== job 6147 ==
Design FIFO, start of the top module:
module FIFO(clk, rst, wr_en, rd_en, buf_in, buf_out, buf_empty, buf_full, fifo_counter);
input clk, rst, wr_en, rd_en;
input [7:0] buf_in;
output [7:0] buf_out;
output buf_empty, buf_full;
output [6:0] fifo_counter;
reg [7:0] buf_out;
reg buf_empty, buf_full;
reg [6:0] fifo_counter;
reg [5:0] rd_ptr, wr_ptr;
reg [7:0] buf_mem[63:0];
always@ (fifo_counter) begin
    buf_empty = (fifo_counter == 0);  
    buf_full = (fifo_counter == 64);  
end
always @(posedge clk or posedge rst) begin
    if( rst )  
        fifo_counter <= 0;
    else if((!buf_full && wr_en) && (!buf_empty && rd_en))  
        fifo_counter <= fifo_counter;
    else if (!buf_full && wr_en)  
        fifo_counter <= fifo_counter + 1;
    else if (!buf_empty && rd_en)  
        fifo_counter <= fifo_counter - 1;
    else  
        fifo_counter <= fifo_counter;
end
always @(posedge clk or posedge rst) begin
    if (rst)  
        buf_out <= 0;
    else begin
        if (rd_en && !buf_empty)
            buf_out <= buf_mem[rd_ptr];
        else  
            buf_out <= buf_out;
    end
end
  ...
Size: roughly 1100 cells after synthesis, about 540 flip-flops, about 29 I/O pins, roughly 21000 sq um of cells after synthesis.
==> flow/config.mk <==
export PLATFORM = sky130hd
export DESIGN_NAME = FIFO
export DESIGN_NICKNAME = FIFO
export VERILOG_FILES = /design/flow/design.v
export SDC_FILE = /design/flow/constraint.sdc
export NUM_CORES = 4
export LEC_CHECK = 0
export CAP_MARGIN = 20
export CELL_PAD_IN_SITES_GLOBAL_PLACEMENT = 0
export CORE_ASPECT_RATIO = 0.98
export CORE_MARGIN = 2
export CORE_UTILIZATION = 72
export CTS_CLUSTER_DIAMETER = 349
export CTS_CLUSTER_SIZE = 14
export GPL_TIMING_DRIVEN = 1
export MAX_ROUTING_LAYER = met4
export PLACE_DENSITY_LB_ADDON = 0.02
export SETUP_SLACK_MARGIN = 0.87
export SLEW_MARGIN = 25
export TNS_END_PERCENT = 60
==> flow/constraint.sdc <==
create_clock -name core_clock -period 3.06 [get_ports {clk}]
set_input_delay 0.6120 -clock core_clock [delete_from_list [all_inputs] [get_ports {clk}]]
set_output_delay 0.6120 -clock core_clock [all_outputs]
set_load 0.01 [all_outputs]
run.sh (not shown) runs the stock make flow with config.mk's settings and CLKGATE_MAP_FILE=.
Job 6147: PASS, flow complete, no timing, DRC or antenna violations
Input-level comparison between job 1317 and job 6147:
Settings: GPL_TIMING_DRIVEN: 1 -> unset; SETUP_SLACK_MARGIN: 0.87 -> unset; SLEW_MARGIN: 25 -> 20; CORE_UTILIZATION: 72 -> 41; CTS_CLUSTER_DIAMETER: 349 -> unset; CELL_PAD_IN_SITES_GLOBAL_PLACEMENT: 0 -> unset; MAX_ROUTING_LAYER: met4 -> unset; PLACE_DENSITY_LB_ADDON: 0.02 -> unset; CORE_ASPECT_RATIO: 0.98 -> unset; TNS_END_PERCENT: 60 -> unset; CTS_CLUSTER_SIZE: 14 -> unset; the clock period (ns, I/O delays scaled along): 3.06 -> 3.71.
## What came out
- Job 1317 reached the final stage; the timing, design-rule and antenna checks on its layout passed.
- The run showing the greater routed wire length is job 6147.
- Job 6147 → job 1317: total power down 3300 uW; first-pass GRT wire length down 2.7 mm; part of the total power dissipated in combinational logic down 5.9 points.
- Compared with job 6147, job 1317 has less setup slack.
- The clock latency reported for the late side of the worst-skew pair in job 1317 sits 0.06 ns above the value recorded for job 6147.
- Summary — core utilization, job 1317 relative to job 6147: lower, by 37 points.
- In job 1317 the clock network fraction of total power turned out 6.2 points higher than in job 6147.
Changes in job 4668 relative to job 1317:
Settings: putting PLACE_DENSITY_LB_ADDON at 0.05 where nothing was set; swapping 41 for 72 in CORE_UTILIZATION; putting SETUP_SLACK_MARGIN at 0.59 where nothing was set; putting CTS_CLUSTER_SIZE at 15 where nothing was set; swapping 3.71 for 2.06 in the clock period (ns, I/O delays scaled along).
[summary]
Job 4668 ended with more post-cts sizing count than job 1317.
[flow] job 4668 | stages: complete | final checks: fail | reason: setup timing
Looking at critical path's slowest cell, the or4_4 result is from job 4668; the clkdlybuf4s50_1 one comes from job 1317.
Compared with job 1317, job 4668 has less setup slack.
Diff job 1317 -> job 4668 | leakage component of the power | up by a few percent
reg -> out as the startpoint-to-endpoint class of the critical path was reported by job 1317, and reg -> reg by job 4668.
Compared with job 1317, job 4668 is the more power-hungry design.
Against job 1317, job 4668 reports a instance count on the critical path that is higher.
The inputs of job 6218 differ from those of job 4668 as listed below.
Settings: changing CORE_UTILIZATION from 72 to 40; removing SETUP_SLACK_MARGIN (formerly 0.59); removing PLACE_DENSITY_LB_ADDON (formerly 0.05); removing CTS_CLUSTER_SIZE (formerly 15); changing the clock period (ns, I/O delays scaled along) from 2.06 to 5.0.
==> comparison <==
- Every stage of the flow completed for job 6218, and the final layout passed the timing, design-rule and antenna checks.
- [compare] base=job 4668 new=job 6218: power in combinational cells lost 73%, number of maximum-capacitance violations neither gained nor lost much, routed length per placed instance lost 22%, final design instance area without fill lost 1700 sq um, hold slack picked up an extra 0.31 ns.
Power and IR drop assume default switching activity.
